// ascon_p_serial_multiround
module ascon_p_serial_multiround     
     #(parameter BW = 64) (
         input clk,
         input rstn,
         input en,                        
         input en_inc,                    
         input [2:0] slice_idx,           
         input [BW-1:0] slice_in,         
         output reg [BW-1:0] slice_out,   
         output done                      
     );
Size in the first run: ~390 flip-flops, about 140 I/O pins, roughly 33000 sq um of cells after synthesis.
clock: 4.49 ns
lec_check: 0
abc_area: 0
cap_margin: 10
cell_pad_in_sites_detail_placement: 0
core_margin: 8
core_utilization: 71
cts_cluster_size: 22
gpl_timing_driven: 1
max_routing_layer: met4
place_density: 0.55
setup_slack_margin: 0.67
slew_margin: 20
run.sh (not shown) runs the stock make flow with config.mk's settings and CLKGATE_MAP_FILE=.
==> next run, changes <==
- ABC_AREA: 0 -> default
- CAP_MARGIN: 10 -> 20
- CELL_PAD_IN_SITES_DETAIL_PLACEMENT: 0 -> default
- CORE_MARGIN: 8 -> 2
- CORE_UTILIZATION: 71 -> 40
- CTS_CLUSTER_SIZE: 22 -> default
- GPL_TIMING_DRIVEN: 1 -> default
- MAX_ROUTING_LAYER: met4 -> default
- PLACE_DENSITY: 0.55 -> default
- SETUP_SLACK_MARGIN: 0.67 -> default
- clock period: 4.49 -> 4.09 ns (I/O delays scaled with it)
Outcome: The changed run went through all stages and came out clean. Setup slack degrades by 0.35 ns. Routed wire length grows by 3.9%. Global-route usage drops by 18 points.
==> next run, changes <==
- CORE_UTILIZATION: 40 -> 68
- clock period: 4.09 -> 3.43 ns (I/O delays scaled with it)
After rerunning:
- The new run finished but fails on negative setup slack
- non-clock buffer count rose by 75
- routed wire length goes down slightly
- clock skew hardly moves

* * *

The RTL this note starts from:
==> flow/design.v <==
`timescale 1ns / 1ps
module rotr
    #(parameter BW = 64)
    (
        input [BW - 1:0] val,     
        input [5:0] n_1,          
        input [5:0] n_2,          
        output [BW - 1:0] out
    );
    assign out = ((val >> n_1) | (val << (BW - n_1))) ^ ((val >> n_2) | (val << (BW - n_2)));
endmodule
`timescale 1ns / 1ps
module round_counter (
    input clk,               
    input load,              
    input inc,               
    output reg [3:0] dout,   
    output reg done          
);
    always @(posedge clk) begin
        if (load) begin
            dout <= 0;        
            done <= 0;
        end
        else if (inc && !done) begin
            dout <= dout + 1;        
            if (dout == 4'd11)       
                done <= 1;
        end
    end
endmodule
`timescale 1ns / 1ps
module ascon_p_serial_multiround     
     #(parameter BW = 64) (
         input clk,
         input rstn,
         input en,                        
         input en_inc,                    
         input [2:0] slice_idx,           
         input [BW-1:0] slice_in,         
         output reg [BW-1:0] slice_out,   
         output done                      
     );
    reg [BW-1:0] state [0:4];
    wire [3:0] round;
    wire [BW*5 - 1:0] next_state_w;
    always @(posedge clk or negedge rstn) begin
        if (!rstn) begin
            state[0] <= 0; state[1] <= 0; state[2] <= 0;
            state[3] <= 0; state[4] <= 0;
        end else if (en) begin
            state[slice_idx] <= slice_in;
        end 
        else if (en_inc && !done) begin
            {state[0], state[1], state[2], state[3], state[4]} <= next_state_w;
        end
    end
    wire [BW-1:0] s_rc0, s_rc1, s_rc2, s_rc3, s_rc4;
    wire [BW-1:0] s_p1_0, s_p1_1, s_p1_2, s_p1_3, s_p1_4;
    wire [BW-1:0] t0, t1, t2, t3, t4;
    wire [BW-1:0] s_p2_0, s_p2_1, s_p2_2, s_p2_3, s_p2_4;
    wire [BW-1:0] s_sub_0, s_sub_1, s_sub_2, s_sub_3, s_sub_4;
    wire [BW-1:0] s_q0, s_q1, s_q2, s_q3, s_q4;
    wire [BW-1:0] s_ld_0, s_ld_1, s_ld_2, s_ld_3, s_ld_4;
    assign s_rc0 = state[0];
    assign s_rc1 = state[1];
    assign s_rc2 = state[2] ^ {{56'd0}, (8'd240 - 8'd15 * round)};  
    assign s_rc3 = state[3];
    assign s_rc4 = state[4];
    assign s_p1_0 = s_rc0 ^ s_rc4;
    assign s_p1_4 = s_rc4 ^ s_rc3;
    assign s_p1_2 = s_rc2 ^ s_rc1;
    assign s_p1_1 = s_rc1;
    assign s_p1_3 = s_rc3;
    assign t0 = (~s_p1_0) & s_p1_1;
    assign t1 = (~s_p1_1) & s_p1_2;
    assign t2 = (~s_p1_2) & s_p1_3;
    assign t3 = (~s_p1_3) & s_p1_4;
    assign t4 = (~s_p1_4) & s_p1_0;
    assign s_p2_0 = s_p1_0 ^ t1;
    assign s_p2_1 = s_p1_1 ^ t2;
    assign s_p2_2 = s_p1_2 ^ t3;
    assign s_p2_3 = s_p1_3 ^ t4;
    assign s_p2_4 = s_p1_4 ^ t0;
    assign s_sub_1 = s_p2_1 ^ s_p2_0;
    assign s_sub_0 = s_p2_0 ^ s_p2_4;
    assign s_sub_3 = s_p2_3 ^ s_p2_2;
    assign s_sub_2 = s_p2_2 ^ {BW{1'b1}};
    assign s_sub_4 = s_p2_4;
    assign s_ld_0 = s_sub_0 ^ s_q0;
    assign s_ld_1 = s_sub_1 ^ s_q1;
    assign s_ld_2 = s_sub_2 ^ s_q2;
    assign s_ld_3 = s_sub_3 ^ s_q3;
    assign s_ld_4 = s_sub_4 ^ s_q4;
    assign next_state_w = {s_ld_0, s_ld_1, s_ld_2, s_ld_3, s_ld_4};
    reg [BW-1:0] tmp_out;
    always @(*) begin
        case (slice_idx)
            3'd0: tmp_out = state[0];
            3'd1: tmp_out = state[1];
            3'd2: tmp_out = state[2];
            3'd3: tmp_out = state[3];
            3'd4: tmp_out = state[4];
            default: tmp_out = 0;
        endcase
    end
    always @(posedge clk or negedge rstn) begin
        if (!rstn)
            slice_out <= 'd0;
        else 
            slice_out <= tmp_out;
    end
    round_counter round_ctr (
        .clk(clk),
        .load(!rstn || en),    
        .inc(en_inc),
        .dout(round),
        .done(done)
    );
    rotr ROT0(.val(s_sub_0), .n_1(19), .n_2(28), .out(s_q0));
    rotr ROT1(.val(s_sub_1), .n_1(61), .n_2(39), .out(s_q1));
    rotr ROT2(.val(s_sub_2), .n_1(1),  .n_2(6),  .out(s_q2));
    rotr ROT3(.val(s_sub_3), .n_1(10), .n_2(17), .out(s_q3));
    rotr ROT4(.val(s_sub_4), .n_1(7),  .n_2(41), .out(s_q4));
endmodule
clock: 3.43 ns
lec_check: 0
cap_margin: 20
core_margin: 2
core_utilization: 72
cts_cluster_diameter: 362
hold_slack_margin: -0.1
setup_slack_margin: -0.34
slew_margin: 20
The baseline finished but fails on negative setup slack.
Next try:
CTS_CLUSTER_DIAMETER = 49   (was 362)
CTS_CLUSTER_SIZE = 31   (was default)
HOLD_SLACK_MARGIN = default   (was -0.1)
PLACE_DENSITY = 0.95   (was default)
SETUP_SLACK_MARGIN = default   (was -0.34)
clock period = 3.08 ns   (was 3.43 ns; I/O delays follow)
This time the run aborted during global routing (5_1_grt) with GRT-0232.
Die area is unchanged.
Area after synthesis does not change.
Synthesized cell count stays the same.
Next try:
ABC_AREA = 1   (was default)
CORE_UTILIZATION = 40   (was 72)
CTS_CLUSTER_DIAMETER = default   (was 49)
CTS_CLUSTER_SIZE = 61   (was 31)
PLACE_DENSITY = default   (was 0.95)
clock period = 4.2 ns   (was 3.08 ns; I/O delays follow)
Result:
- Now the flow passed the timing, DRC and antenna checks
- synthesized cell count rises by 46%
- die size rises by 97%
- synthesized area rises by 10%
